==> design.v <==
`timescale 1ns / 1ps
module judge(
	input [63:0]num,
	output [15:0] judge
    );
assign judge[0] = (num[3:0]==4'b0000)?1'b0:1'b1;	
assign judge[1] = (num[7:4]==4'b0000)?1'b0:1'b1;
assign judge[2] = (num[11:8]==4'b0000)?1'b0:1'b1;
assign judge[3] = (num[15:12]==4'b0000)?1'b0:1'b1;
assign judge[4] = (num[19:16]==4'b0000)?1'b0:1'b1;
assign judge[5] = (num[23:20]==4'b0000)?1'b0:1'b1;
assign judge[6] = (num[27:24]==4'b0000)?1'b0:1'b1;
assign judge[7] = (num[31:28]==4'b0000)?1'b0:1'b1;
assign judge[8] = (num[35:32]==4'b0000)?1'b0:1'b1;
assign judge[9] = (num[39:36]==4'b0000)?1'b0:1'b1;
assign judge[10] = (num[43:40]==4'b0000)?1'b0:1'b1;
assign judge[11] = (num[47:44]==4'b0000)?1'b0:1'b1;
assign judge[12] = (num[51:48]==4'b0000)?1'b0:1'b1;
assign judge[13] = (num[55:52]==4'b0000)?1'b0:1'b1;
assign judge[14] = (num[59:56]==4'b0000)?1'b0:1'b1;
assign judge[15] = (num[63:60]==4'b0000)?1'b0:1'b1;
endmodule
`timescale 1ns / 1ps
module GameModeEazy(
input wire clk,
input wire rst,
input wire load,
input wire [63:0] load_board,
input wire [3:0]btn,
input wire [3:0]mode,
output wire [63:0] num,
output wire [15:0] judge
    );
reg [63:0] num_reg; 
reg [63:0] num_reg_last;
reg [3:0]position_reg;
reg [1:0]count;
assign num = num_reg;
judge m0(.num(num),.judge(judge));
always @ (posedge clk)
if (rst) begin
	num_reg = 64'b0001000000000000000000000000000000000000000000000000000000010000;
	count = 2'b00;
end
else if (load) begin
	num_reg = load_board;
end
else if (mode==4'b0011) begin
	if (count==2'b11) count=2'b00; else count=count+1'b1;
	num_reg_last=num_reg;
		if (btn[0]==1)
		begin		
			if (num_reg[3:0]==4'b0000)
				begin
					num_reg[3:0]=num_reg[19:16];
					num_reg[19:16]=4'b0000;
				end
			if (num_reg[7:4]==4'b0000)
				begin
					num_reg[7:4]=num_reg[23:20];
					num_reg[23:20]=4'b0000;
				end	
			if (num_reg[11:8]==4'b0000)
				begin
					num_reg[11:8]=num_reg[27:24];
					num_reg[27:24]=4'b0000;
				end	
			if (num_reg[15:12]==4'b0000)
				begin
					num_reg[15:12]=num_reg[31:28];
					num_reg[31:28]=4'b0000;
				end	
			if (num_reg[19:16]==4'b0000)
				begin
					num_reg[19:16]=num_reg[35:32];
					num_reg[35:32]=4'b0000;
				end
			if (num_reg[23:20]==4'b0000)
				begin
					num_reg[23:20]=num_reg[39:36];
					num_reg[39:36]=4'b0000;
				end	
			if (num_reg[27:24]==4'b0000)
				begin
					num_reg[27:24]=num_reg[43:40];
					num_reg[43:40]=4'b0000;
				end	
			if (num_reg[31:28]==4'b0000)
				begin
					num_reg[31:28]=num_reg[47:44];
					num_reg[47:44]=4'b0000;
				end	
			if (num_reg[3:0]==4'b0000)
				begin
					num_reg[3:0]=num_reg[19:16];
					num_reg[19:16]=4'b0000;
				end
			if (num_reg[7:4]==4'b0000)
				begin
					num_reg[7:4]=num_reg[23:20];
					num_reg[23:20]=4'b0000;
				end	
			if (num_reg[11:8]==4'b0000)
				begin
					num_reg[11:8]=num_reg[27:24];
					num_reg[27:24]=4'b0000;
				end	
			if (num_reg[15:12]==4'b0000)
				begin
					num_reg[15:12]=num_reg[31:28];
					num_reg[31:28]=4'b0000;
				end	
			if (num_reg[35:32]==4'b0000)
				begin
					num_reg[35:32]=num_reg[51:48];
					num_reg[51:48]=4'b0000;
				end
			if (num_reg[39:36]==4'b0000)
				begin
					num_reg[39:36]=num_reg[55:52];
					num_reg[55:52]=4'b0000;
				end	
			if (num_reg[43:40]==4'b0000)
				begin
					num_reg[43:40]=num_reg[59:56];
					num_reg[59:56]=4'b0000;
				end	
			if (num_reg[47:44]==4'b0000)
				begin
					num_reg[47:44]=num_reg[63:60];
					num_reg[63:60]=4'b0000;
				end		
			if (num_reg[19:16]==4'b0000)
				begin
					num_reg[19:16]=num_reg[35:32];
					num_reg[35:32]=4'b0000;
				end
			if (num_reg[23:20]==4'b0000)
				begin
					num_reg[23:20]=num_reg[39:36];
					num_reg[39:36]=4'b0000;
				end	
			if (num_reg[27:24]==4'b0000)
				begin
					num_reg[27:24]=num_reg[43:40];
					num_reg[43:40]=4'b0000;
				end	
			if (num_reg[31:28]==4'b0000)
				begin
					num_reg[31:28]=num_reg[47:44];
					num_reg[47:44]=4'b0000;
				end	
			if (num_reg[3:0]==4'b0000)
				begin
					num_reg[3:0]=num_reg[19:16];
					num_reg[19:16]=4'b0000;
				end
			if (num_reg[7:4]==4'b0000)
				begin
					num_reg[7:4]=num_reg[23:20];
					num_reg[23:20]=4'b0000;
				end	
			if (num_reg[11:8]==4'b0000)
				begin
					num_reg[11:8]=num_reg[27:24];
					num_reg[27:24]=4'b0000;
				end	
			if (num_reg[15:12]==4'b0000)
				begin
					num_reg[15:12]=num_reg[31:28];
					num_reg[31:28]=4'b0000;
				end	
			if (num_reg[3:0]==num_reg[19:16] && num_reg[3:0]!=4'b0000)
				begin
					num_reg[3:0]=num_reg[3:0]+1'b1;
					num_reg[19:16]=4'b0000;
				end
			if (num_reg[7:4]==num_reg[23:20] && num_reg[7:4]!=4'b0000)
				begin
					num_reg[7:4]=num_reg[7:4]+1'b1;
					num_reg[23:20]=4'b0000;
				end	
			if (num_reg[11:8]==num_reg[27:24] && num_reg[11:8]!=4'b0000)
				begin
					num_reg[11:8]=num_reg[11:8]+1'b1;
					num_reg[27:24]=4'b0000;
				end	
			if (num_reg[15:12]==num_reg[31:28] && num_reg[15:12]!=4'b0000)
				begin
					num_reg[15:12]=num_reg[15:12]+1'b1;
					num_reg[31:28]=4'b0000;
				end	
			if (num_reg[35:32]==num_reg[19:16] && num_reg[35:32]!=4'b0000)
				begin
					num_reg[19:16]=num_reg[19:16]+1'b1;
					num_reg[35:32]=4'b0000;
				end
			if (num_reg[23:20]==num_reg[39:36] && num_reg[23:20]!=4'b000)
				begin
					num_reg[23:20]=num_reg[23:20]+1'b1;
					num_reg[39:36]=4'b0000;
				end	
			if (num_reg[43:40]==num_reg[27:24] && num_reg[43:40]!=4'b0000)
				begin
					num_reg[27:24]=num_reg[27:24]+1'b1;
					num_reg[43:40]=4'b0000;
				end	
			if (num_reg[47:44]==num_reg[31:28] && num_reg[47:44]!=4'b0000)
				begin
					num_reg[31:28]=num_reg[31:28]+1'b1;
					num_reg[47:44]=4'b0000;
				end	
			if (num_reg[35:32]==num_reg[51:48] && num_reg[35:32]!=4'b0000)
				begin
					num_reg[35:32]=num_reg[35:32]+1'b1;
					num_reg[51:48]=4'b0000;
				end
			if (num_reg[55:52]==num_reg[39:36] && num_reg[55:52]!=4'b0000) 
				begin
					num_reg[39:36]=num_reg[39:36]+1'b1;
					num_reg[55:52]=4'b0000;
				end	
			if (num_reg[43:40]==num_reg[59:56] && num_reg[43:40]!=4'b0000)
				begin
					num_reg[43:40]=num_reg[43:40]+1'b1;
					num_reg[59:56]=4'b0000;
				end	
			if (num_reg[47:44]==num_reg[63:60] && num_reg[47:44]!=4'b0000)
				begin
					num_reg[47:44]=num_reg[47:44]+1'b1;
					num_reg[63:60]=4'b0000;
				end		
			if (num_reg[3:0]==4'b0000)
				begin
					num_reg[3:0]=num_reg[19:16];
					num_reg[19:16]=4'b0000;
				end
			if (num_reg[7:4]==4'b0000)
				begin
					num_reg[7:4]=num_reg[23:20];
					num_reg[23:20]=4'b0000;
				end	
			if (num_reg[11:8]==4'b0000)
				begin
					num_reg[11:8]=num_reg[27:24];
					num_reg[27:24]=4'b0000;
				end	
			if (num_reg[15:12]==4'b0000)
				begin
					num_reg[15:12]=num_reg[31:28];
					num_reg[31:28]=4'b0000;
				end	
			if (num_reg[19:16]==4'b0000)
				begin
					num_reg[19:16]=num_reg[35:32];
					num_reg[35:32]=4'b0000;
				end
			if (num_reg[23:20]==4'b0000)
				begin
					num_reg[23:20]=num_reg[39:36];
					num_reg[39:36]=4'b0000;
				end	
			if (num_reg[27:24]==4'b0000)
				begin
					num_reg[27:24]=num_reg[43:40];
					num_reg[43:40]=4'b0000;
				end	
			if (num_reg[31:28]==4'b0000)
				begin
					num_reg[31:28]=num_reg[47:44];
					num_reg[47:44]=4'b0000;
				end	
			if (num_reg[3:0]==4'b0000)
				begin
					num_reg[3:0]=num_reg[19:16];
					num_reg[19:16]=4'b0000;
				end
			if (num_reg[7:4]==4'b0000)
				begin
					num_reg[7:4]=num_reg[23:20];
					num_reg[23:20]=4'b0000;
				end	
			if (num_reg[11:8]==4'b0000)
				begin
					num_reg[11:8]=num_reg[27:24];
					num_reg[27:24]=4'b0000;
				end	
			if (num_reg[15:12]==4'b0000)
				begin
					num_reg[15:12]=num_reg[31:28];
					num_reg[31:28]=4'b0000;
				end	
			if (num_reg[35:32]==4'b0000)
				begin
					num_reg[35:32]=num_reg[51:48];
					num_reg[51:48]=4'b0000;
				end
			if (num_reg[39:36]==4'b0000)
				begin
					num_reg[39:36]=num_reg[55:52];
					num_reg[55:52]=4'b0000;
				end	
			if (num_reg[43:40]==4'b0000)
				begin
					num_reg[43:40]=num_reg[59:56];
					num_reg[59:56]=4'b0000;
				end	
			if (num_reg[47:44]==4'b0000)
				begin
					num_reg[47:44]=num_reg[63:60];
					num_reg[63:60]=4'b0000;
				end		
			if (num_reg[19:16]==4'b0000)
				begin
					num_reg[19:16]=num_reg[35:32];
					num_reg[35:32]=4'b0000;
				end
			if (num_reg[23:20]==4'b0000)
				begin
					num_reg[23:20]=num_reg[39:36];
					num_reg[39:36]=4'b0000;
				end	
			if (num_reg[27:24]==4'b0000)
				begin
					num_reg[27:24]=num_reg[43:40];
					num_reg[43:40]=4'b0000;
				end	
			if (num_reg[31:28]==4'b0000)
				begin
					num_reg[31:28]=num_reg[47:44];
					num_reg[47:44]=4'b0000;
				end	
			if (num_reg[3:0]==4'b0000)
				begin
					num_reg[3:0]=num_reg[19:16];
					num_reg[19:16]=4'b0000;
				end
			if (num_reg[7:4]==4'b0000)
				begin
					num_reg[7:4]=num_reg[23:20];
					num_reg[23:20]=4'b0000;
				end	
			if (num_reg[11:8]==4'b0000)
				begin
					num_reg[11:8]=num_reg[27:24];
					num_reg[27:24]=4'b0000;
				end	
			if (num_reg[15:12]==4'b0000)
				begin
					num_reg[15:12]=num_reg[31:28];
					num_reg[31:28]=4'b0000;
				end	
			end		
	else if (btn[1]==1)
		begin	
			if (num_reg[51:48]==4'b0000)
				begin
					num_reg[51:48]=num_reg[35:32];
					num_reg[35:32]=4'b0000;
				end
			if (num_reg[55:52]==4'b0000)
				begin
					num_reg[55:52]=num_reg[39:36];
					num_reg[39:36]=4'b0000;
				end	
			if (num_reg[59:56]==4'b0000)
				begin
					num_reg[59:56]=num_reg[43:40];
					num_reg[43:40]=4'b0000;
				end	
			if (num_reg[63:60]==4'b0000)
				begin
					num_reg[63:60]=num_reg[47:44];
					num_reg[47:44]=4'b0000;
				end	
			if (num_reg[35:32]==4'b0000)
				begin
					num_reg[35:32]=num_reg[19:16];
					num_reg[19:16]=4'b0000;
				end
			if (num_reg[39:36]==4'b0000)
				begin
					num_reg[39:36]=num_reg[23:20];
					num_reg[23:20]=4'b0000;
				end	
			if (num_reg[43:40]==4'b0000)
				begin
					num_reg[43:40]=num_reg[27:24];
					num_reg[27:24]=4'b0000;
				end	
			if (num_reg[47:44]==4'b0000)
				begin
					num_reg[47:44]=num_reg[31:28];
					num_reg[31:28]=4'b0000;
				end	
			if (num_reg[51:48]==4'b0000)
				begin
					num_reg[51:48]=num_reg[35:32];
					num_reg[35:32]=4'b0000;
				end
			if (num_reg[55:52]==4'b0000)
				begin
					num_reg[55:52]=num_reg[39:36];
					num_reg[39:36]=4'b0000;
				end	
			if (num_reg[59:56]==4'b0000)
				begin
					num_reg[59:56]=num_reg[43:40];
					num_reg[43:40]=4'b0000;
				end	
			if (num_reg[63:60]==4'b0000)
				begin
					num_reg[63:60]=num_reg[47:44];
					num_reg[47:44]=4'b0000;
				end	
			if (num_reg[19:16]==4'b0000)
				begin
					num_reg[19:16]=num_reg[3:0];
					num_reg[3:0]=4'b0000;
				end
			if (num_reg[23:20]==4'b0000)
				begin
					num_reg[23:20]=num_reg[7:4];
					num_reg[7:4]=4'b0000;
				end	
			if (num_reg[27:24]==4'b0000)
				begin
					num_reg[27:24]=num_reg[11:8];
					num_reg[11:8]=4'b0000;
				end	
			if (num_reg[31:28]==4'b0000)
				begin
					num_reg[31:28]=num_reg[15:12];
					num_reg[15:12]=4'b0000;
				end		
			if (num_reg[35:32]==4'b0000)
				begin
					num_reg[35:32]=num_reg[19:16];
					num_reg[19:16]=4'b0000;
				end
			if (num_reg[39:36]==4'b0000)
				begin
					num_reg[39:36]=num_reg[23:20];
					num_reg[23:20]=4'b0000;
				end	
			if (num_reg[43:40]==4'b0000)
				begin
					num_reg[43:40]=num_reg[27:24];
					num_reg[27:24]=4'b0000;
				end	
			if (num_reg[47:44]==4'b0000)
				begin
					num_reg[47:44]=num_reg[31:28];
					num_reg[31:28]=4'b0000;
				end	
			if (num_reg[51:48]==4'b0000)
				begin
					num_reg[51:48]=num_reg[35:32];
					num_reg[35:32]=4'b0000;
				end
			if (num_reg[55:52]==4'b0000)
				begin
					num_reg[55:52]=num_reg[39:36];
					num_reg[39:36]=4'b0000;
				end	
			if (num_reg[59:56]==4'b0000)
				begin
					num_reg[59:56]=num_reg[43:40];
					num_reg[43:40]=4'b0000;
				end	
			if (num_reg[63:60]==4'b0000)
				begin
					num_reg[63:60]=num_reg[47:44];
					num_reg[47:44]=4'b0000;
				end	
			if (num_reg[51:48]==num_reg[35:32] && num_reg[51:48]!=4'b0000)
				begin
					num_reg[51:48]=num_reg[51:48]+1'b1;
					num_reg[35:32]=4'b0000;
				end
			if (num_reg[55:52]==num_reg[39:36] && num_reg[55:52]!=4'b0000)
				begin
					num_reg[55:52]=num_reg[55:52]+1'b1;
					num_reg[39:36]=4'b0000;
				end	
			if (num_reg[59:56]==num_reg[43:40] && num_reg[59:56]!=4'b0000)
				begin
					num_reg[59:56]=num_reg[59:56]+1'b1;
					num_reg[43:40]=4'b0000;
				end	
			if (num_reg[63:60]==num_reg[47:44] && num_reg[63:60]!=4'b0000)
				begin
					num_reg[63:60]=num_reg[63:60]+1'b1;
					num_reg[47:44]=4'b0000;
				end	
			if (num_reg[35:32]==num_reg[19:16] && num_reg[35:32]!=4'b0000)
				begin
					num_reg[35:32]=num_reg[35:32]+1'b1;
					num_reg[19:16]=4'b0000;
				end
			if (num_reg[39:36]==num_reg[23:20] && num_reg[39:36]!=4'b0000)
				begin
					num_reg[39:36]=num_reg[39:36]+1'b1;
					num_reg[23:20]=4'b0000;
				end	
			if (num_reg[43:40]==num_reg[27:24] && num_reg[43:40]!=4'b0000)
				begin
					num_reg[43:40]=num_reg[43:40]+1'b1;
					num_reg[27:24]=4'b0000;
				end	
			if (num_reg[47:44]==num_reg[31:28] && num_reg[47:44]!=4'b0000)
				begin
					num_reg[47:44]=num_reg[47:44]+1'b1;
					num_reg[31:28]=4'b0000;
				end	
			if (num_reg[19:16]==num_reg[3:0] && num_reg[19:16]!=4'b0000)
				begin
					num_reg[19:16]=num_reg[19:16]+1'b1;
					num_reg[3:0]=4'b0000;
				end
			if (num_reg[23:20]==num_reg[7:4] && num_reg[23:20]!=4'b0000)
				begin
					num_reg[23:20]=num_reg[23:20]+1'b1;
					num_reg[7:4]=4'b0000;
				end	
			if (num_reg[27:24]==num_reg[11:8] && num_reg[27:24]!=4'b0000)
				begin
					num_reg[27:24]=num_reg[27:24]+1'b1;
					num_reg[11:8]=4'b0000;
				end	
			if (num_reg[31:28]==num_reg[15:12] && num_reg[31:28]!=4'b0000)
				begin
					num_reg[31:28]=num_reg[31:28]+1'b1;
					num_reg[15:12]=4'b0000;
				end		
			if (num_reg[51:48]==4'b0000)
				begin
					num_reg[51:48]=num_reg[35:32];
					num_reg[35:32]=4'b0000;
				end
			if (num_reg[55:52]==4'b0000)
				begin
					num_reg[55:52]=num_reg[39:36];
					num_reg[39:36]=4'b0000;
				end	
			if (num_reg[59:56]==4'b0000)
				begin
					num_reg[59:56]=num_reg[43:40];
					num_reg[43:40]=4'b0000;
				end	
			if (num_reg[63:60]==4'b0000)
				begin
					num_reg[63:60]=num_reg[47:44];
					num_reg[47:44]=4'b0000;
				end	
			if (num_reg[35:32]==4'b0000)
				begin
					num_reg[35:32]=num_reg[19:16];
					num_reg[19:16]=4'b0000;
				end
			if (num_reg[39:36]==4'b0000)
				begin
					num_reg[39:36]=num_reg[23:20];
					num_reg[23:20]=4'b0000;
				end	
			if (num_reg[43:40]==4'b0000)
				begin
					num_reg[43:40]=num_reg[27:24];
					num_reg[27:24]=4'b0000;
				end	
			if (num_reg[47:44]==4'b0000)
				begin
					num_reg[47:44]=num_reg[31:28];
					num_reg[31:28]=4'b0000;
				end	
			if (num_reg[51:48]==4'b0000)
				begin
					num_reg[51:48]=num_reg[35:32];
					num_reg[35:32]=4'b0000;
				end
			if (num_reg[55:52]==4'b0000)
				begin
					num_reg[55:52]=num_reg[39:36];
					num_reg[39:36]=4'b0000;
				end	
			if (num_reg[59:56]==4'b0000)
				begin
					num_reg[59:56]=num_reg[43:40];
					num_reg[43:40]=4'b0000;
				end	
			if (num_reg[63:60]==4'b0000)
				begin
					num_reg[63:60]=num_reg[47:44];
					num_reg[47:44]=4'b0000;
				end	
			if (num_reg[19:16]==4'b0000)
				begin
					num_reg[19:16]=num_reg[3:0];
					num_reg[3:0]=4'b0000;
				end
			if (num_reg[23:20]==4'b0000)
				begin
					num_reg[23:20]=num_reg[7:4];
					num_reg[7:4]=4'b0000;
				end	
			if (num_reg[27:24]==4'b0000)
				begin
					num_reg[27:24]=num_reg[11:8];
					num_reg[11:8]=4'b0000;
				end	
			if (num_reg[31:28]==4'b0000)
				begin
					num_reg[31:28]=num_reg[15:12];
					num_reg[15:12]=4'b0000;
				end		
			if (num_reg[35:32]==4'b0000)
				begin
					num_reg[35:32]=num_reg[19:16];
					num_reg[19:16]=4'b0000;
				end
			if (num_reg[39:36]==4'b0000)
				begin
					num_reg[39:36]=num_reg[23:20];
					num_reg[23:20]=4'b0000;
				end	
			if (num_reg[43:40]==4'b0000)
				begin
					num_reg[43:40]=num_reg[27:24];
					num_reg[27:24]=4'b0000;
				end	
			if (num_reg[47:44]==4'b0000)
				begin
					num_reg[47:44]=num_reg[31:28];
					num_reg[31:28]=4'b0000;
				end	
			if (num_reg[51:48]==4'b0000)
				begin
					num_reg[51:48]=num_reg[35:32];
					num_reg[35:32]=4'b0000;
				end
			if (num_reg[55:52]==4'b0000)
				begin
					num_reg[55:52]=num_reg[39:36];
					num_reg[39:36]=4'b0000;
				end	
			if (num_reg[59:56]==4'b0000)
				begin
					num_reg[59:56]=num_reg[43:40];
					num_reg[43:40]=4'b0000;
				end	
			if (num_reg[63:60]==4'b0000)
				begin
					num_reg[63:60]=num_reg[47:44];
					num_reg[47:44]=4'b0000;
				end	
			end	
	else if(btn[2]==1)
	begin
			if (num_reg[3:0]==4'b0000)
				begin
					num_reg[3:0]=num_reg[7:4];
					num_reg[7:4]=4'b0000;
				end
			if (num_reg[19:16]==4'b0000)
				begin
					num_reg[19:16]=num_reg[23:20];
					num_reg[23:20]=4'b0000;
				end	
			if (num_reg[35:32]==4'b0000)
				begin
					num_reg[35:32]=num_reg[39:36];
					num_reg[39:36]=4'b0000;
				end	
			if (num_reg[51:48]==4'b0000)
				begin
					num_reg[51:48]=num_reg[55:52];
					num_reg[55:52]=4'b0000;
				end	
			if (num_reg[7:4]==4'b0000)
				begin
					num_reg[7:4]=num_reg[11:8];
					num_reg[11:8]=4'b0000;
				end
			if (num_reg[23:20]==4'b0000)
				begin
					num_reg[23:20]=num_reg[27:24];
					num_reg[27:24]=4'b0000;
				end	
			if (num_reg[39:36]==4'b0000)
				begin
					num_reg[39:36]=num_reg[43:40];
					num_reg[43:40]=4'b0000;
				end	
			if (num_reg[55:52]==4'b0000)
				begin
					num_reg[55:52]=num_reg[59:56];
					num_reg[59:56]=4'b0000;
				end	
			if (num_reg[3:0]==4'b0000)
				begin
					num_reg[3:0]=num_reg[7:4];
					num_reg[7:4]=4'b0000;
				end
			if (num_reg[19:16]==4'b0000)
				begin
					num_reg[19:16]=num_reg[23:20];
					num_reg[23:20]=4'b0000;
				end	
			if (num_reg[35:32]==4'b0000)
				begin
					num_reg[35:32]=num_reg[39:36];
					num_reg[39:36]=4'b0000;
				end	
			if (num_reg[51:48]==4'b0000)
				begin
					num_reg[51:48]=num_reg[55:52];
					num_reg[55:52]=4'b0000;
				end	
			if (num_reg[11:8]==4'b0000)
				begin
					num_reg[11:8]=num_reg[15:12];
					num_reg[15:12]=4'b0000;
				end
			if (num_reg[27:24]==4'b0000)
				begin
					num_reg[27:24]=num_reg[31:28];
					num_reg[31:28]=4'b0000;
				end	
			if (num_reg[43:40]==4'b0000)
				begin
					num_reg[43:40]=num_reg[47:44];
					num_reg[47:44]=4'b0000;
				end	
			if (num_reg[59:56]==4'b0000)
				begin
					num_reg[59:56]=num_reg[63:60];
					num_reg[63:60]=4'b0000;
				end		
			if (num_reg[7:4]==4'b0000)
				begin
					num_reg[7:4]=num_reg[11:8];
					num_reg[11:8]=4'b0000;
				end
			if (num_reg[23:20]==4'b0000)
				begin
					num_reg[23:20]=num_reg[27:24];
					num_reg[27:24]=4'b0000;
				end	
			if (num_reg[39:36]==4'b0000)
				begin
					num_reg[39:36]=num_reg[43:40];
					num_reg[43:40]=4'b0000;
				end	
			if (num_reg[55:52]==4'b0000)
				begin
					num_reg[55:52]=num_reg[59:56];
					num_reg[59:56]=4'b0000;
				end	
			if (num_reg[3:0]==4'b0000)
				begin
					num_reg[3:0]=num_reg[7:4];
					num_reg[7:4]=4'b0000;
				end
			if (num_reg[19:16]==4'b0000)
				begin
					num_reg[19:16]=num_reg[23:20];
					num_reg[23:20]=4'b0000;
				end	
			if (num_reg[35:32]==4'b0000)
				begin
					num_reg[35:32]=num_reg[39:36];
					num_reg[39:36]=4'b0000;
				end	
			if (num_reg[51:48]==4'b0000)
				begin
					num_reg[51:48]=num_reg[55:52];
					num_reg[55:52]=4'b0000;
				end	
			if (num_reg[3:0]==num_reg[7:4] && num_reg[3:0]!=4'b0000)
				begin
					num_reg[3:0]=num_reg[3:0]+1'b1;
					num_reg[7:4]=4'b0000;
				end
			if (num_reg[19:16]==num_reg[23:20] && num_reg[19:16]!=4'b0000)
				begin
					num_reg[19:16]=num_reg[19:16]+1'b1;
					num_reg[23:20]=4'b0000;
				end	
			if (num_reg[35:32]==num_reg[39:36] && num_reg[35:32]!=4'b0000)
				begin
					num_reg[35:32]=num_reg[35:32]+1'b1;
					num_reg[39:36]=4'b0000;
				end	
			if (num_reg[51:48]==num_reg[55:52] && num_reg[51:48]!=4'b0000)
				begin
					num_reg[51:48]=num_reg[51:48]+1'b1;
					num_reg[55:52]=4'b0000;
				end	
			if (num_reg[7:4]==num_reg[11:8] && num_reg[7:4]!=4'b0000)
				begin
					num_reg[7:4]=num_reg[7:4]+1'b1;
					num_reg[11:8]=4'b0000;
				end
			if (num_reg[23:20]==num_reg[27:24] && num_reg[23:20]!=4'b0000)
				begin
					num_reg[23:20]=num_reg[23:20]+1'b1;
					num_reg[27:24]=4'b0000;
				end	
			if (num_reg[39:36]==num_reg[43:40] && num_reg[39:36]!=4'b0000)
				begin
					num_reg[39:36]=num_reg[39:36]+1'b1;
					num_reg[43:40]=4'b0000;
				end	
			if (num_reg[55:52]==num_reg[59:56] && num_reg[55:52]!=4'b0000)
				begin
					num_reg[55:52]=num_reg[55:52]+1'b1;
					num_reg[59:56]=4'b0000;
				end	
			if (num_reg[11:8]==num_reg[15:12] && num_reg[11:8]!=4'b0000)
				begin
					num_reg[11:8]=num_reg[11:8]+1'b1;
					num_reg[15:12]=4'b0000;
				end
			if (num_reg[27:24]==num_reg[31:28] && num_reg[27:24]!=4'b0000)
				begin
					num_reg[27:24]=num_reg[27:24]+1'b1;
					num_reg[31:28]=4'b0000;
				end	
			if (num_reg[43:40]==num_reg[47:44] && num_reg[43:40]!=4'b0000)
				begin
					num_reg[43:40]=num_reg[43:40]+1'b1;
					num_reg[47:44]=4'b0000;
				end	
			if (num_reg[59:56]==num_reg[63:60] && num_reg[59:56]!=4'b0000)
				begin
					num_reg[59:56]=num_reg[59:56]+1'b1;
					num_reg[63:60]=4'b0000;
				end		
			if (num_reg[3:0]==4'b0000)
				begin
					num_reg[3:0]=num_reg[7:4];
					num_reg[7:4]=4'b0000;
				end
			if (num_reg[19:16]==4'b0000)
				begin
					num_reg[19:16]=num_reg[23:20];
					num_reg[23:20]=4'b0000;
				end	
			if (num_reg[35:32]==4'b0000)
				begin
					num_reg[35:32]=num_reg[39:36];
					num_reg[39:36]=4'b0000;
				end	
			if (num_reg[51:48]==4'b0000)
				begin
					num_reg[51:48]=num_reg[55:52];
					num_reg[55:52]=4'b0000;
				end	
			if (num_reg[7:4]==4'b0000)
				begin
					num_reg[7:4]=num_reg[11:8];
					num_reg[11:8]=4'b0000;
				end
			if (num_reg[23:20]==4'b0000)
				begin
					num_reg[23:20]=num_reg[27:24];
					num_reg[27:24]=4'b0000;
				end	
			if (num_reg[39:36]==4'b0000)
				begin
					num_reg[39:36]=num_reg[43:40];
					num_reg[43:40]=4'b0000;
				end	
			if (num_reg[55:52]==4'b0000)
				begin
					num_reg[55:52]=num_reg[59:56];
					num_reg[59:56]=4'b0000;
				end	
			if (num_reg[3:0]==4'b0000)
				begin
					num_reg[3:0]=num_reg[7:4];
					num_reg[7:4]=4'b0000;
				end
			if (num_reg[19:16]==4'b0000)
				begin
					num_reg[19:16]=num_reg[23:20];
					num_reg[23:20]=4'b0000;
				end	
			if (num_reg[35:32]==4'b0000)
				begin
					num_reg[35:32]=num_reg[39:36];
					num_reg[39:36]=4'b0000;
				end	
			if (num_reg[51:48]==4'b0000)
				begin
					num_reg[51:48]=num_reg[55:52];
					num_reg[55:52]=4'b0000;
				end	
			if (num_reg[11:8]==4'b0000)
				begin
					num_reg[11:8]=num_reg[15:12];
					num_reg[15:12]=4'b0000;
				end
			if (num_reg[27:24]==4'b0000)
				begin
					num_reg[27:24]=num_reg[31:28];
					num_reg[31:28]=4'b0000;
				end	
			if (num_reg[43:40]==4'b0000)
				begin
					num_reg[43:40]=num_reg[47:44];
					num_reg[47:44]=4'b0000;
				end	
			if (num_reg[59:56]==4'b0000)
				begin
					num_reg[59:56]=num_reg[63:60];
					num_reg[63:60]=4'b0000;
				end		
			if (num_reg[7:4]==4'b0000)
				begin
					num_reg[7:4]=num_reg[11:8];
					num_reg[11:8]=4'b0000;
				end
			if (num_reg[23:20]==4'b0000)
				begin
					num_reg[23:20]=num_reg[27:24];
					num_reg[27:24]=4'b0000;
				end	
			if (num_reg[39:36]==4'b0000)
				begin
					num_reg[39:36]=num_reg[43:40];
					num_reg[43:40]=4'b0000;
				end	
			if (num_reg[55:52]==4'b0000)
				begin
					num_reg[55:52]=num_reg[59:56];
					num_reg[59:56]=4'b0000;
				end	
			if (num_reg[3:0]==4'b0000)
				begin
					num_reg[3:0]=num_reg[7:4];
					num_reg[7:4]=4'b0000;
				end
			if (num_reg[19:16]==4'b0000)
				begin
					num_reg[19:16]=num_reg[23:20];
					num_reg[23:20]=4'b0000;
				end	
			if (num_reg[35:32]==4'b0000)
				begin
					num_reg[35:32]=num_reg[39:36];
					num_reg[39:36]=4'b0000;
				end	
			if (num_reg[51:48]==4'b0000)
				begin
					num_reg[51:48]=num_reg[55:52];
					num_reg[55:52]=4'b0000;
				end	
		end	
	else if(btn[3]==1)
	begin		
			if (num_reg[15:12]==4'b0000)
				begin
					num_reg[15:12]=num_reg[11:8];
					num_reg[11:8]=4'b0000;
				end
			if (num_reg[31:28]==4'b0000)
				begin
					num_reg[31:28]=num_reg[27:24];
					num_reg[27:24]=4'b0000;
				end	
			if (num_reg[47:44]==4'b0000)
				begin
					num_reg[47:44]=num_reg[43:40];
					num_reg[43:40]=4'b0000;
				end	
			if (num_reg[63:60]==4'b0000)
				begin
					num_reg[63:60]=num_reg[59:56];
					num_reg[59:56]=4'b0000;
				end	
			if (num_reg[11:8]==4'b0000)
				begin
					num_reg[11:8]=num_reg[7:4];
					num_reg[7:4]=4'b0000;
				end
			if (num_reg[27:24]==4'b0000)
				begin
					num_reg[27:24]=num_reg[23:20];
					num_reg[23:20]=4'b0000;
				end	
			if (num_reg[43:40]==4'b0000)
				begin
					num_reg[43:40]=num_reg[39:36];
					num_reg[39:36]=4'b0000;
				end	
			if (num_reg[59:56]==4'b0000)
				begin
					num_reg[59:56]=num_reg[55:52];
					num_reg[55:52]=4'b0000;
				end	
			if (num_reg[15:12]==4'b0000)
				begin
					num_reg[15:12]=num_reg[11:8];
					num_reg[11:8]=4'b0000;
				end
			if (num_reg[31:28]==4'b0000)
				begin
					num_reg[31:28]=num_reg[27:24];
					num_reg[27:24]=4'b0000;
				end	
			if (num_reg[47:44]==4'b0000)
				begin
					num_reg[47:44]=num_reg[43:40];
					num_reg[43:40]=4'b0000;
				end	
			if (num_reg[63:60]==4'b0000)
				begin
					num_reg[63:60]=num_reg[59:56];
					num_reg[59:56]=4'b0000;
				end	
			if (num_reg[7:4]==4'b0000)
				begin
					num_reg[7:4]=num_reg[3:0];
					num_reg[3:0]=4'b0000;
				end
			if (num_reg[23:20]==4'b0000)
				begin
					num_reg[23:20]=num_reg[19:16];
					num_reg[19:16]=4'b0000;
				end	
			if (num_reg[39:36]==4'b0000)
				begin
					num_reg[39:36]=num_reg[35:32];
					num_reg[35:32]=4'b0000;
				end	
			if (num_reg[55:52]==4'b0000)
				begin
					num_reg[55:52]=num_reg[51:48];
					num_reg[51:48]=4'b0000;
				end		
			if (num_reg[11:8]==4'b0000)
				begin
					num_reg[11:8]=num_reg[7:4];
					num_reg[7:4]=4'b0000;
				end
			if (num_reg[27:24]==4'b0000)
				begin
					num_reg[27:24]=num_reg[23:20];
					num_reg[23:20]=4'b0000;
				end	
			if (num_reg[43:40]==4'b0000)
				begin
					num_reg[43:40]=num_reg[39:36];
					num_reg[39:36]=4'b0000;
				end	
			if (num_reg[59:56]==4'b0000)
				begin
					num_reg[59:56]=num_reg[55:52];
					num_reg[55:52]=4'b0000;
				end	
			if (num_reg[15:12]==4'b0000)
				begin
					num_reg[15:12]=num_reg[11:8];
					num_reg[11:8]=4'b0000;
				end
			if (num_reg[31:28]==4'b0000)
				begin
					num_reg[31:28]=num_reg[27:24];
					num_reg[27:24]=4'b0000;
				end	
			if (num_reg[47:44]==4'b0000)
				begin
					num_reg[47:44]=num_reg[43:40];
					num_reg[43:40]=4'b0000;
				end	
			if (num_reg[63:60]==4'b0000)
				begin
					num_reg[63:60]=num_reg[59:56];
					num_reg[59:56]=4'b0000;
				end	
			if (num_reg[15:12]==num_reg[11:8] && num_reg[15:12]!=4'b0000)
				begin
					num_reg[15:12]=num_reg[15:12]+1'b1;
					num_reg[11:8]=4'b0000;
				end
			if (num_reg[31:28]==num_reg[27:24] && num_reg[31:28]!=4'b0000)
				begin
					num_reg[31:28]=num_reg[31:28]+1'b1;
					num_reg[27:24]=4'b0000;
				end	
			if (num_reg[47:44]==num_reg[43:40] && num_reg[47:44]!=4'b0000)
				begin
					num_reg[47:44]=num_reg[47:44]+1'b1;
					num_reg[43:40]=4'b0000;
				end	
			if (num_reg[63:60]==num_reg[59:56] && num_reg[63:60]!=4'b0000)
				begin
					num_reg[63:60]=num_reg[63:60]+1'b1;
					num_reg[59:56]=4'b0000;
				end	
			if (num_reg[11:8]==num_reg[7:4] && num_reg[11:8]!=4'b0000)
				begin
					num_reg[11:8]=num_reg[11:8]+1'b1;
					num_reg[7:4]=4'b0000;
				end
			if (num_reg[27:24]==num_reg[23:20] && num_reg[27:24]!=4'b0000)
				begin
					num_reg[27:24]=num_reg[27:24]+1'b1;
					num_reg[23:20]=4'b0000;
				end	
			if (num_reg[43:40]==num_reg[39:36] && num_reg[43:40]!=4'b0000)
				begin
					num_reg[43:40]=num_reg[43:40]+1'b1;
					num_reg[39:36]=4'b0000;
				end	
			if (num_reg[59:56]==num_reg[55:52] && num_reg[59:56]!=4'b0000)
				begin
					num_reg[59:56]=num_reg[59:56]+1'b1;
					num_reg[55:52]=4'b0000;
				end	
			if (num_reg[7:4]==num_reg[3:0] && num_reg[7:4]!=4'b0000)
				begin
					num_reg[7:4]=num_reg[7:4]+1'b1;
					num_reg[3:0]=4'b0000;
				end
			if (num_reg[23:20]==num_reg[19:16] && num_reg[23:20]!=4'b0000)
				begin
					num_reg[23:20]=num_reg[23:20]+1'b1;
					num_reg[19:16]=4'b0000;
				end	
			if (num_reg[39:36]==num_reg[35:32] && num_reg[39:36]!=4'b0000)
				begin
					num_reg[39:36]=num_reg[39:36]+1'b1;
					num_reg[35:32]=4'b0000;
				end	
			if (num_reg[55:52]==num_reg[51:48] && num_reg[55:52]!=4'b0000)
				begin
					num_reg[55:52]=num_reg[55:52]+1'b1;
					num_reg[51:48]=4'b0000;
				end		
			if (num_reg[15:12]==4'b0000)
				begin
					num_reg[15:12]=num_reg[11:8];
					num_reg[11:8]=4'b0000;
				end
			if (num_reg[31:28]==4'b0000)
				begin
					num_reg[31:28]=num_reg[27:24];
					num_reg[27:24]=4'b0000;
				end	
			if (num_reg[47:44]==4'b0000)
				begin
					num_reg[47:44]=num_reg[43:40];
					num_reg[43:40]=4'b0000;
				end	
			if (num_reg[63:60]==4'b0000)
				begin
					num_reg[63:60]=num_reg[59:56];
					num_reg[59:56]=4'b0000;
				end	
			if (num_reg[11:8]==4'b0000)
				begin
					num_reg[11:8]=num_reg[7:4];
					num_reg[7:4]=4'b0000;
				end
			if (num_reg[27:24]==4'b0000)
				begin
					num_reg[27:24]=num_reg[23:20];
					num_reg[23:20]=4'b0000;
				end	
			if (num_reg[43:40]==4'b0000)
				begin
					num_reg[43:40]=num_reg[39:36];
					num_reg[39:36]=4'b0000;
				end	
			if (num_reg[59:56]==4'b0000)
				begin
					num_reg[59:56]=num_reg[55:52];
					num_reg[55:52]=4'b0000;
				end	
			if (num_reg[15:12]==4'b0000)
				begin
					num_reg[15:12]=num_reg[11:8];
					num_reg[11:8]=4'b0000;
				end
			if (num_reg[31:28]==4'b0000)
				begin
					num_reg[31:28]=num_reg[27:24];
					num_reg[27:24]=4'b0000;
				end	
			if (num_reg[47:44]==4'b0000)
				begin
					num_reg[47:44]=num_reg[43:40];
					num_reg[43:40]=4'b0000;
				end	
			if (num_reg[63:60]==4'b0000)
				begin
					num_reg[63:60]=num_reg[59:56];
					num_reg[59:56]=4'b0000;
				end	
			if (num_reg[7:4]==4'b0000)
				begin
					num_reg[7:4]=num_reg[3:0];
					num_reg[3:0]=4'b0000;
				end
			if (num_reg[23:20]==4'b0000)
				begin
					num_reg[23:20]=num_reg[19:16];
					num_reg[19:16]=4'b0000;
				end	
			if (num_reg[39:36]==4'b0000)
				begin
					num_reg[39:36]=num_reg[35:32];
					num_reg[35:32]=4'b0000;
				end	
			if (num_reg[55:52]==4'b0000)
				begin
					num_reg[55:52]=num_reg[51:48];
					num_reg[51:48]=4'b0000;
				end		
			if (num_reg[11:8]==4'b0000)
				begin
					num_reg[11:8]=num_reg[7:4];
					num_reg[7:4]=4'b0000;
				end
			if (num_reg[27:24]==4'b0000)
				begin
					num_reg[27:24]=num_reg[23:20];
					num_reg[23:20]=4'b0000;
				end	
			if (num_reg[43:40]==4'b0000)
				begin
					num_reg[43:40]=num_reg[39:36];
					num_reg[39:36]=4'b0000;
				end	
			if (num_reg[59:56]==4'b0000)
				begin
					num_reg[59:56]=num_reg[55:52];
					num_reg[55:52]=4'b0000;
				end	
			if (num_reg[15:12]==4'b0000)
				begin
					num_reg[15:12]=num_reg[11:8];
					num_reg[11:8]=4'b0000;
				end
			if (num_reg[31:28]==4'b0000)
				begin
					num_reg[31:28]=num_reg[27:24];
					num_reg[27:24]=4'b0000;
				end	
			if (num_reg[47:44]==4'b0000)
				begin
					num_reg[47:44]=num_reg[43:40];
					num_reg[43:40]=4'b0000;
				end	
			if (num_reg[63:60]==4'b0000)
				begin
					num_reg[63:60]=num_reg[59:56];
					num_reg[59:56]=4'b0000;
				end	
		end	
		if (num_reg !=num_reg_last) begin
		if (count==2'b00) position_reg=4'b0000;
		if (count==2'b01) position_reg=4'b0101;
		if (count==2'b10) position_reg=4'b1010;
		if (count==2'b11) position_reg=4'b1111;
		if (num_reg[4*position_reg+3]!=0 || num_reg[4*position_reg+2]!=0 || num_reg[4*position_reg+1]!=0 ||num_reg[4*position_reg]!=0) position_reg=(position_reg==4'b1111)?4'b0000:position_reg+1'b1;
		if (num_reg[4*position_reg+3]!=0 || num_reg[4*position_reg+2]!=0 || num_reg[4*position_reg+1]!=0 ||num_reg[4*position_reg]!=0) position_reg=(position_reg==4'b1111)?4'b0000:position_reg+1'b1;
		if (num_reg[4*position_reg+3]!=0 || num_reg[4*position_reg+2]!=0 || num_reg[4*position_reg+1]!=0 ||num_reg[4*position_reg]!=0) position_reg=(position_reg==4'b1111)?4'b0000:position_reg+1'b1;
		if (num_reg[4*position_reg+3]!=0 || num_reg[4*position_reg+2]!=0 || num_reg[4*position_reg+1]!=0 ||num_reg[4*position_reg]!=0) position_reg=(position_reg==4'b1111)?4'b0000:position_reg+1'b1;
		if (num_reg[4*position_reg+3]!=0 || num_reg[4*position_reg+2]!=0 || num_reg[4*position_reg+1]!=0 ||num_reg[4*position_reg]!=0) position_reg=(position_reg==4'b1111)?4'b0000:position_reg+1'b1;
		if (num_reg[4*position_reg+3]!=0 || num_reg[4*position_reg+2]!=0 || num_reg[4*position_reg+1]!=0 ||num_reg[4*position_reg]!=0) position_reg=(position_reg==4'b1111)?4'b0000:position_reg+1'b1;
		if (num_reg[4*position_reg+3]!=0 || num_reg[4*position_reg+2]!=0 || num_reg[4*position_reg+1]!=0 ||num_reg[4*position_reg]!=0) position_reg=(position_reg==4'b1111)?4'b0000:position_reg+1'b1;
		if (num_reg[4*position_reg+3]!=0 || num_reg[4*position_reg+2]!=0 || num_reg[4*position_reg+1]!=0 ||num_reg[4*position_reg]!=0) position_reg=(position_reg==4'b1111)?4'b0000:position_reg+1'b1;
		if (num_reg[4*position_reg+3]!=0 || num_reg[4*position_reg+2]!=0 || num_reg[4*position_reg+1]!=0 ||num_reg[4*position_reg]!=0) position_reg=(position_reg==4'b1111)?4'b0000:position_reg+1'b1;
		if (num_reg[4*position_reg+3]!=0 || num_reg[4*position_reg+2]!=0 || num_reg[4*position_reg+1]!=0 ||num_reg[4*position_reg]!=0) position_reg=(position_reg==4'b1111)?4'b0000:position_reg+1'b1;
		if (num_reg[4*position_reg+3]!=0 || num_reg[4*position_reg+2]!=0 || num_reg[4*position_reg+1]!=0 ||num_reg[4*position_reg]!=0) position_reg=(position_reg==4'b1111)?4'b0000:position_reg+1'b1;
		if (num_reg[4*position_reg+3]!=0 || num_reg[4*position_reg+2]!=0 || num_reg[4*position_reg+1]!=0 ||num_reg[4*position_reg]!=0) position_reg=(position_reg==4'b1111)?4'b0000:position_reg+1'b1;
		if (num_reg[4*position_reg+3]!=0 || num_reg[4*position_reg+2]!=0 || num_reg[4*position_reg+1]!=0 ||num_reg[4*position_reg]!=0) position_reg=(position_reg==4'b1111)?4'b0000:position_reg+1'b1;
		if (num_reg[4*position_reg+3]!=0 || num_reg[4*position_reg+2]!=0 || num_reg[4*position_reg+1]!=0 ||num_reg[4*position_reg]!=0) position_reg=(position_reg==4'b1111)?4'b0000:position_reg+1'b1;
		if (num_reg[4*position_reg+3]!=0 || num_reg[4*position_reg+2]!=0 || num_reg[4*position_reg+1]!=0 ||num_reg[4*position_reg]!=0) position_reg=(position_reg==4'b1111)?4'b0000:position_reg+1'b1;
		if (num_reg[4*position_reg+3]!=0 || num_reg[4*position_reg+2]!=0 || num_reg[4*position_reg+1]!=0 ||num_reg[4*position_reg]!=0) position_reg=(position_reg==4'b1111)?4'b0000:position_reg+1'b1;
		if (num_reg[3:0]>4'b0111 || num_reg[7:4]>4'b0111 || num_reg[11:8]>4'b0111 || num_reg[15:12]>4'b0111 || 
			 num_reg[19:16]>4'b0111 || num_reg[23:20]>4'b0111 || num_reg[27:24]>4'b0111 || num_reg[31:28]>4'b0111 ||
			 num_reg[35:32]>4'b0111 || num_reg[39:36]>4'b0111 || num_reg[43:40]>4'b0111 || num_reg[47:44]>4'b0111 ||
			 num_reg[51:48]>4'b0111 || num_reg[55:52]>4'b0111 || num_reg[59:56]>4'b0111 || num_reg[63:60]>4'b0111)
		num_reg[4*position_reg +: 4]=4'b0010;
		else
		num_reg[4*position_reg +: 4]=4'b0001;
	end	
end	
endmodule
==> run.sh <==
#!/bin/bash
# the make line also repeats each setting of config.mk as NAME=value (left out here)
make -C /OpenROAD-flow-scripts/flow DESIGN_CONFIG=/design/flow/config.mk WORK_HOME=/design/flow/orfs CLKGATE_MAP_FILE= finish
==> config.mk <==
export PLATFORM = sky130hd
export DESIGN_NAME = GameModeEazy
export DESIGN_NICKNAME = GameModeEazy
export VERILOG_FILES = /design/flow/design.v
export SDC_FILE = /design/flow/constraint.sdc
export NUM_CORES = 4
export LEC_CHECK = 0
export ABC_AREA = 1
export CAP_MARGIN = 20
export CELL_PAD_IN_SITES_DETAIL_PLACEMENT = 1
export CELL_PAD_IN_SITES_GLOBAL_PLACEMENT = 2
export CORE_MARGIN = 3
export CORE_UTILIZATION = 31
export GPL_ROUTABILITY_DRIVEN = 1
export MAX_ROUTING_LAYER = met5
export MIN_ROUTING_LAYER = met2
export PLACE_DENSITY_LB_ADDON = 0.12
export SETUP_SLACK_MARGIN = 5.0
export SLEW_MARGIN = 15
==> constraint.sdc <==
create_clock -name core_clock -period 48.1 [get_ports {clk}]
set_input_delay 9.6200 -clock core_clock [delete_from_list [all_inputs] [get_ports {clk}]]
set_output_delay 9.6200 -clock core_clock [all_outputs]
set_load 0.01 [all_outputs]
==> results_slide.txt, run 1 <==
Physical Implementation Snapshot

Placement
  – GPL Wtd Cong: 1.10
  – Number of I/O port buffers: 154
  – DP HPWL: 163000 µm

Synthesis
  – Summed standard-cell area reported by yosys: 36400 µm²
  – Synth warnings: 1
  – Top cell type's share of synthesized area: 25.0%
  – Most common cell in the netlist: sky130_fd_sc_hd__nand2_1
  – Share of synthesized cell area in and, or, nand and nor gates: 63.9%
  – MUX area fraction: 0.0310%
  – Flip-flops with a built-in enable: 3
  – Total of flip-flops plus latches after synthesis: 69
  – # Cells Yosys: 6909
  – Xor/xnor share: 3.88%
  – Largest cells by area after synthesis: sky130_fd_sc_hd__nand2_1 25%, sky130_fd_sc_hd__nand3_1 14%, sky130_fd_sc_hd__inv_1 7.4%, sky130_fd_sc_hd__nor2_1 5.0%, sky130_fd_sc_hd__nand2_2 4.6%
  – Most common reg cell: sky130_fd_sc_hd__dfxtp_1
  – Area share of and-or/or-and cells after synthesis: 11.3%
  – Adder-cell area share of the yosys netlist: 3.85%
  – Syn Inst Count: 6909
  – Netlist area before placement: 36400 µm²
  – Syn avg cell area: 5.26 µm²
  – Number of nets at floorplan: 7096
  – Synth Seq Share: 3.88%
  – Number of distinct standard cells referenced by the synthesized netlist: 77
  – Main kind of combinational logic by area: simple AND/OR/NAND/NOR gates
  – Biggest area consumer among synthesized cells: sky130_fd_sc_hd__nand2_1
  – Fraction of registers with async set/reset: 0%
  – Synth cell count leaders: 2423 x sky130_fd_sc_hd__nand2_1, 1031 x sky130_fd_sc_hd__nand3_1, 718 x sky130_fd_sc_hd__inv_1

STA
  – Final period utilization: 59.2%
  – FMAX: 0.0351 GHz
  – Hold Violations, Final: 0
  – RSZ-0062 raised after global routing: no
  – Actual slew at the worst max-slew pin: 1.24 ns
  – Total negative slack: 0 ns
  – Shortest period the worst path allows: 28.47 ns
  – Final setup skew: 0.0176 ns
  – Endpoints failing setup: 0
  – Relative slew slack: 17.2%
  – Max-slew violation count: 0

Drt
  – Vias: 66518
  – Vias/cell: 7.78
  – Final ANT Viol Nets: 0
  – Routed length per instance: 24.7 µm
  – Detailed-router iteration count before antenna repair: 17
  – Total wire length: 211000 µm
  – Count of routing violations after the opening detailed-route iteration: 12177
  – DRC Markers: 0

Setup path
  – Critical path capture point type: flip-flop
  – Crit Path Max Fanout: 43
  – CP Class: in -> reg
  – Largest stage delay on the critical path: 0.64 ns
  – Endpoint of the most critical setup path: num_reg[28]$_SDFFE_PP0P_
  – Worst Reg-to-Reg Cells: 154
  – Reg-to-Reg Start: num_reg[22]$_SDFFE_PP0P_
  – Slowest library cell on the worst path: sky130_fd_sc_hd__and2_1
  – Total number of cells along the worst setup path: 128
  – Capturing point of the worst reg2reg path: num_reg[28]$_SDFFE_PP0P_
  – Worst path bufs/invs: 10
  – Setup slack, reg-to-reg: 23.73 ns
  – Top cell family by delay on the critical path: simple AND/OR/NAND/NOR gates
  – Start point of the critical path: btn[2]
  – Most frequent CP cell: sky130_fd_sc_hd__nand3_1
  – Setup crit start kind: primary input
  – Required time at the endpoint of the critical path: 48.37 ns
  – Critical path arrival: 28.74 ns

Outcome
  – Run status: finished clean

Clock tree
  – Cts bufs inserted: 9
  – Clock slew at reported path FFs: 0.08 ns
  – Quantity of hold-fixing buffers added after cts: 0
  – Insertion delay to the later sink of the worst-skew pair: 0.40 ns
  – H-Tree Level Count: 3
  – Root buffer selected by CTS: sky130_fd_sc_hd__clkbuf_16
  – Clock Tree Buf Depth: 2
  – Post-CTS Setup Repair Bufs: 0
  – Number of clock sinks seen by CTS: 69
  – Count of instances resized after the clock tree is built: 0
  – TritonCTS clock tree: yes

Floorplan
  – Core Region: 116000 µm²
  – Pre-Place Util: 31.3%
  – DIE AREA: 121000 µm²
  – Rows: 125
  – Die Span X: 348 µm
  – I/O pin count: 155
  – DIE HEIGHT: 348 µm

Min path
  – Min-delay src: count[0]$_SDFFE_PP0P_
  – Path type of the worst min-delay path: reg -> reg
  – Number of cells traversed by the worst hold path: 2
  – End point of the most critical hold path: count[0]$_SDFFE_PP0P_

Global routing
  – Vias in the first global route: 70983
  – First-pass GRT wire length: 305000 µm
  – Maximum number of pins on one net before global-route repair: 70
  – Initial antenna violation count: 0
  – Global-route usage over all layers: 50.6%
  – Global route overflow: 0

Run
  – Max-cap check violation count: 0
  – Tool Warnings: 71

Final layout
  – Area growth syn-to-layout: 8.10%
  – Net count, final: 7172
==> stage by stage <==
stage | hold WS, ns | util (%) | cell area [µm²] | std cells | setup WS (ns)
global route | 0.641 | 33.7 | 39200 | 8514 | 18.41
detailed placement | 0.572 | 33.4 | 38800 | 8497 | 20.49
CTS | 0.585 | 33.7 | 39200 | 8513 | 20.81
finish | 0.599 | 33.8 | 39300 | 8550 | 19.63
floorplan | 0.513 | - | 36400 | 6909 | 24.42
global placement | 0.561 | 33.4 | 38800 | 8497 | 21.00
==> cell type report <==
cell class | count | area (µm²)
clock buffer | 11 | 264
timing repair buffer | 233 | 2100
multi-input combinational | 5826 | 30200
tap | 1524 | 1910
fill | 16379 | 77100
sequential | 69 | 1410
clock inverter | 5 | 104
antenna | 36 | 90.1
inverter | 846 | 3260
==> routing by layer <==
| metal | global-route usage [%] | wire (µm) | vias to the layer above |
|---|---|---|---|
| li1 | - | - | 22502 |
| met1 | - | 0 | 22504 |
| met2 | 55.6 | 92300 | 19043 |
| met3 | 66.2 | 87300 | 2337 |
| met4 | 16.9 | 27100 | 132 |
| met5 | 40.5 | 4290 | - |
==> inputs of run 2 (changes only) <==
ABC_AREA = unset   (was 1)
CELL_PAD_IN_SITES_DETAIL_PLACEMENT = unset   (was 1)
CELL_PAD_IN_SITES_GLOBAL_PLACEMENT = unset   (was 2)
CORE_MARGIN = 2   (was 3)
CORE_UTILIZATION = 55   (was 31)
CTS_CLUSTER_SIZE = 98   (was unset)
MAX_ROUTING_LAYER = unset   (was met5)
MIN_ROUTING_LAYER = unset   (was met2)
PLACE_DENSITY_LB_ADDON = unset   (was 0.12)
SETUP_SLACK_MARGIN = unset   (was 5.0)
SLEW_MARGIN = 20   (was 15)
clock period = 14.8 ns   (was 48.1 ns; I/O delays follow)
==> results_slide.txt, run 2 <==
Run Summary

Synthesis
  – Xor/xnor share: 6.21%
  – Flip-flops with a built-in enable: 3
  – Biggest area consumer among synthesized cells: sky130_fd_sc_hd__a21oi_1
  – Netlist area before placement: 45000 µm²
  – Share of synthesized cell area in and, or, nand and nor gates: 28.2%
  – MUX area fraction: 8.14%
  – Adder-cell area share of the yosys netlist: 3.20%
  – Syn Inst Count: 6829
  – Synth cell count leaders: 620 x sky130_fd_sc_hd__a21oi_1, 602 x sky130_fd_sc_hd__nor2_1, 592 x sky130_fd_sc_hd__nand2_1
  – Number of nets at floorplan: 7016
  – Most common cell in the netlist: sky130_fd_sc_hd__a21oi_1
  – Syn avg cell area: 6.59 µm²
  – Total of flip-flops plus latches after synthesis: 69
  – Largest cells by area after synthesis: sky130_fd_sc_hd__a21oi_1 6.9%, sky130_fd_sc_hd__nor2_1 5.0%, sky130_fd_sc_hd__nand2_1 4.9%, sky130_fd_sc_hd__xnor2_1 4.6%, sky130_fd_sc_hd__o21ai_0 4.1%
  – Top cell type's share of synthesized area: 6.90%
  – Fraction of registers with async set/reset: 0%
  – Synth Seq Share: 3.14%
  – Main kind of combinational logic by area: AND-OR/OR-AND gates
  – Summed standard-cell area reported by yosys: 45000 µm²
  – # Cells Yosys: 6829
  – Area share of and-or/or-and cells after synthesis: 44.3%
  – Synth warnings: 1
  – Number of distinct standard cells referenced by the synthesized netlist: 149
  – Most common reg cell: sky130_fd_sc_hd__dfxtp_1

Global routing
  – Global-route usage over all layers: 86.8%
  – Global route overflow: 1023

Floorplan
  – Rows: 104
  – DIE AREA: 84100 µm²
  – I/O pin count: 155
  – Die Span X: 290 µm
  – Pre-Place Util: 55.7%
  – DIE HEIGHT: 290 µm
  – Core Region: 80800 µm²

Placement
  – GPL Wtd Cong: 1.35
  – DP HPWL: 221000 µm
  – Placed cell area: 69200 µm²
  – Worst-case setup slack after placement: -10.22 ns
  – Number of I/O port buffers: 154
  – Placed Instances: 10545

Clock tree
  – Quantity of hold-fixing buffers added after cts: 0
  – Root buffer selected by CTS: sky130_fd_sc_hd__clkbuf_16
  – Clock Tree Buf Depth: 2
  – Cts bufs inserted: 9
  – Number of clock sinks seen by CTS: 69
  – H-Tree Level Count: 3

Outcome
  – Tool error: [ERROR GRT-0116] Global routing finished with congestion. Check the congestion regions in the DRC Viewer.
  – Stop stage: global routing
  – Run status: aborted with a tool error
[run 2: metal layers]
metal,GRT usage (%),GRT overflow
met1,85.5,60
met2,98.6,558
met5,60.6,7
met4,84.5,314
met3,78.5,84
[run 2: timing repair]
action                                 in CTS
buffers inserted                          211
cloned                                      2
endpoints found under the hold margin       0
gates resized                             533
pin swaps                                 227
setup endpoints to repair                  67
[run 2: per-stage QoR]
stage	hold slack [ns]	utilization [%]
2_1_floorplan	0.527	-
3_3_place_gp	0.538	85.6
3_5_place_dp	0.598	85.6
4_1_cts	0.594	90.9
==> inputs of run 3 (changes only) <==
ABC_AREA = 0   (was unset)
CELL_PAD_IN_SITES_GLOBAL_PLACEMENT = 1   (was unset)
CORE_UTILIZATION = 63   (was 55)
CTS_CLUSTER_SIZE = 34   (was 98)
GPL_TIMING_DRIVEN = 0   (was unset)
MAX_ROUTING_LAYER = met4   (was unset)
MIN_ROUTING_LAYER = met2   (was unset)
PLACE_DENSITY_LB_ADDON = 0.06   (was unset)
SETUP_SLACK_MARGIN = -1.31   (was unset)
clock period = 47.1 ns   (was 14.8 ns; I/O delays follow)
==> results_slide.txt, run 3 <==
Run Summary

Outcome
  – Tool error: [ERROR FLW-0024] Place density exceeds 1.0 (current PLACE_DENSITY_LB_ADDON =  0.06). Please check if the value of  PLACE_DENSITY_LB_ADDON is between 0 and 0.99.
  – Run status: aborted with a tool error
  – Stop stage: global placement

Synthesis
  – Flip-flops with a built-in enable: 3
  – Synth Seq Share: 3.14%
  – Main kind of combinational logic by area: AND-OR/OR-AND gates
  – Total of flip-flops plus latches after synthesis: 69
  – Biggest area consumer among synthesized cells: sky130_fd_sc_hd__a21oi_1
  – Number of nets at floorplan: 7016
  – Syn avg cell area: 6.59 µm²
  – MUX area fraction: 8.14%
  – Adder-cell area share of the yosys netlist: 3.20%
  – # Cells Yosys: 6829
  – Syn Inst Count: 6829
  – Summed standard-cell area reported by yosys: 45000 µm²
  – Fraction of registers with async set/reset: 0%
  – Synth cell count leaders: 620 x sky130_fd_sc_hd__a21oi_1, 602 x sky130_fd_sc_hd__nor2_1, 592 x sky130_fd_sc_hd__nand2_1
  – Most common cell in the netlist: sky130_fd_sc_hd__a21oi_1
  – Most common reg cell: sky130_fd_sc_hd__dfxtp_1
  – Netlist area before placement: 45000 µm²
  – Share of synthesized cell area in and, or, nand and nor gates: 28.2%
  – Largest cells by area after synthesis: sky130_fd_sc_hd__a21oi_1 6.9%, sky130_fd_sc_hd__nor2_1 5.0%, sky130_fd_sc_hd__nand2_1 4.9%, sky130_fd_sc_hd__xnor2_1 4.6%, sky130_fd_sc_hd__o21ai_0 4.1%
  – Area share of and-or/or-and cells after synthesis: 44.3%
  – Number of distinct standard cells referenced by the synthesized netlist: 149
  – Top cell type's share of synthesized area: 6.90%
  – Synth warnings: 1
  – Xor/xnor share: 6.21%

Floorplan
  – Pre-Place Util: 63.9%
  – Rows: 97
  – Die Span X: 271 µm
  – DIE HEIGHT: 271 µm
  – Core Region: 70400 µm²
  – I/O pin count: 155
  – DIE AREA: 73600 µm²
==> inputs of run 4 (changes only) <==
CELL_PAD_IN_SITES_GLOBAL_PLACEMENT = unset   (was 1)
CORE_ASPECT_RATIO = 0.5   (was unset)
CORE_UTILIZATION = 30   (was 63)
CTS_CLUSTER_DIAMETER = 253   (was unset)
CTS_CLUSTER_SIZE = 96   (was 34)
GPL_TIMING_DRIVEN = unset   (was 0)
MAX_ROUTING_LAYER = unset   (was met4)
MIN_ROUTING_LAYER = unset   (was met2)
PLACE_DENSITY_LB_ADDON = unset   (was 0.06)
SETUP_SLACK_MARGIN = unset   (was -1.31)
SLEW_MARGIN = 0   (was 20)
TNS_END_PERCENT = 15   (was unset)
clock period = 28.0 ns   (was 47.1 ns; I/O delays follow)
==> results_slide.txt, run 4 <==
Physical Implementation Snapshot

Synthesis
  – Number of nets at floorplan: 7016
  – Summed standard-cell area reported by yosys: 45000 µm²
  – Most common reg cell: sky130_fd_sc_hd__dfxtp_1
  – Syn avg cell area: 6.59 µm²
  – MUX area fraction: 8.14%
  – Xor/xnor share: 6.21%
  – Share of synthesized cell area in and, or, nand and nor gates: 28.2%
  – Synth Seq Share: 3.14%
  – Number of distinct standard cells referenced by the synthesized netlist: 149
  – Area share of and-or/or-and cells after synthesis: 44.3%
  – Top cell type's share of synthesized area: 6.90%
  – Syn Inst Count: 6829
  – Biggest area consumer among synthesized cells: sky130_fd_sc_hd__a21oi_1
  – Synth warnings: 1
  – Synth cell count leaders: 620 x sky130_fd_sc_hd__a21oi_1, 602 x sky130_fd_sc_hd__nor2_1, 592 x sky130_fd_sc_hd__nand2_1
  – Main kind of combinational logic by area: AND-OR/OR-AND gates
  – # Cells Yosys: 6829
  – Largest cells by area after synthesis: sky130_fd_sc_hd__a21oi_1 6.9%, sky130_fd_sc_hd__nor2_1 5.0%, sky130_fd_sc_hd__nand2_1 4.9%, sky130_fd_sc_hd__xnor2_1 4.6%, sky130_fd_sc_hd__o21ai_0 4.1%
  – Most common cell in the netlist: sky130_fd_sc_hd__a21oi_1
  – Fraction of registers with async set/reset: 0%
  – Total of flip-flops plus latches after synthesis: 69
  – Adder-cell area share of the yosys netlist: 3.20%
  – Netlist area before placement: 45000 µm²
  – Flip-flops with a built-in enable: 3

Placement
  – GPL Wtd Cong: 1.10
  – Placed Instances: 9027
  – Number of I/O port buffers: 154
  – DP HPWL: 220000 µm

Setup path
  – Setup crit start kind: primary input
  – Largest stage delay on the critical path: 0.98 ns
  – Top cell family by delay on the critical path: multiplexers
  – Setup slack, reg-to-reg: 1.06 ns
  – Worst path bufs/invs: 14
  – Critical path capture point type: flip-flop
  – Most frequent CP cell: sky130_fd_sc_hd__buf_4
  – Capturing point of the worst reg2reg path: num_reg[20]$_SDFFE_PP0P_
  – Crit Path Max Fanout: 24
  – Worst Reg-to-Reg Cells: 111
  – Critical path arrival: 27.50 ns
  – CP Class: in -> reg
  – Reg-to-Reg Start: num_reg[21]$_SDFFE_PP0P_
  – Required time at the endpoint of the critical path: 28.27 ns
  – Start point of the critical path: btn[1]
  – Slowest library cell on the worst path: sky130_fd_sc_hd__nor2_2
  – Endpoint of the most critical setup path: num_reg[20]$_SDFFE_PP0P_
  – Total number of cells along the worst setup path: 83

Run
  – Tool Warnings: 71
  – Max-cap check violation count: 0

Floorplan
  – DIE AREA: 153000 µm²
  – Pre-Place Util: 30.2%
  – Rows: 100
  – I/O pin count: 155
  – Core Region: 149000 µm²
  – Die Span X: 552 µm
  – DIE HEIGHT: 278 µm

Drt
  – Routed length per instance: 30.6 µm
  – Vias: 62643
  – Total wire length: 279000 µm
  – Vias/cell: 6.89
  – Final ANT Viol Nets: 0
  – DRC Markers: 0
  – Count of routing violations after the opening detailed-route iteration: 10428
  – Detailed-router iteration count before antenna repair: 19

Global routing
  – Vias in the first global route: 55934
  – Initial antenna violation count: 16
  – Global-route usage over all layers: 34.4%
  – Maximum number of pins on one net before global-route repair: 54
  – Global route overflow: 0
  – First-pass GRT wire length: 397000 µm

STA
  – Final period utilization: 97.2%
  – Shortest period the worst path allows: 27.23 ns
  – Final setup skew: 0.00854 ns
  – Actual slew at the worst max-slew pin: 1.30 ns
  – Endpoints failing setup: 0
  – FMAX: 0.0367 GHz
  – Relative slew slack: 13.1%
  – Hold Violations, Final: 0
  – Max-slew violation count: 0

Min path
  – Min-delay src: count[1]$_SDFFE_PP0P_
  – Path type of the worst min-delay path: reg -> reg
  – Number of cells traversed by the worst hold path: 2
  – End point of the most critical hold path: count[1]$_SDFFE_PP0P_

Final layout
  – Number of fill cells: 16203
  – Number of standard cells in the final layout excluding fillers: 9095
  – Net count, final: 7277
  – Combined area of the multi-input logic cells: 41400 µm²
  – Sequential cell area: 1430 µm²
  – Area growth syn-to-layout: 16.7%

Clock tree
  – H-Tree Level Count: 3
  – Clock slew at reported path FFs: 0.07 ns
  – Insertion delay to the later sink of the worst-skew pair: 0.39 ns
  – TritonCTS clock tree: yes
  – Clock Tree Buf Depth: 2
  – Cts bufs inserted: 9
  – Quantity of hold-fixing buffers added after cts: 0
  – Number of clock sinks seen by CTS: 69
  – Root buffer selected by CTS: sky130_fd_sc_hd__clkbuf_16

Outcome
  – Run status: finished clean
==> run 4: what timing repair did <==
action | CTS | global route
setup buffers | 0 | 36
resized | 0 | 181
setup endpoints to repair | 0 | 65
==> run 4: metal layers <==
metal | global-route usage, % | vias to the layer above | part of all wire [%] | wire length [µm]
met2 | 48.6 | 4363 | 40 | 110000
met1 | 47.5 | 30379 | 41 | 115000
met4 | 14.5 | 10 | 5.1 | 14300
li1 | - | 27162 | - | -
met5 | 0 | - | 0.037 | 102
met3 | 10.6 | 729 | 14 | 38500
==> run 4: through the flow <==
step                      setup TNS, ns  util (%)  cell area, µm²  hold WS (ns)  setup WS, ns
final                                 0      35.3           52500         0.572         0.773
after detailed placement              0      34.3           51000         0.559         0.446
after global placement                0      34.3           51000         0.543         0.632
after floorplan                       0         -           45000         0.527         0.138
after global routing             -0.216      35.3           52500         0.639       -0.0946
after CTS                             0      34.5           51300         0.567         0.316
==> run 4: cell type report <==
class	instances	area share [%]
inverter	277	2.01
timing repair buffer	713	11.1
antenna	12	0.0572
sequential	69	2.71
clock buffer	10	0.455
multi-input combinational	6020	78.9
clock inverter	5	0.0524
tap	1989	4.74
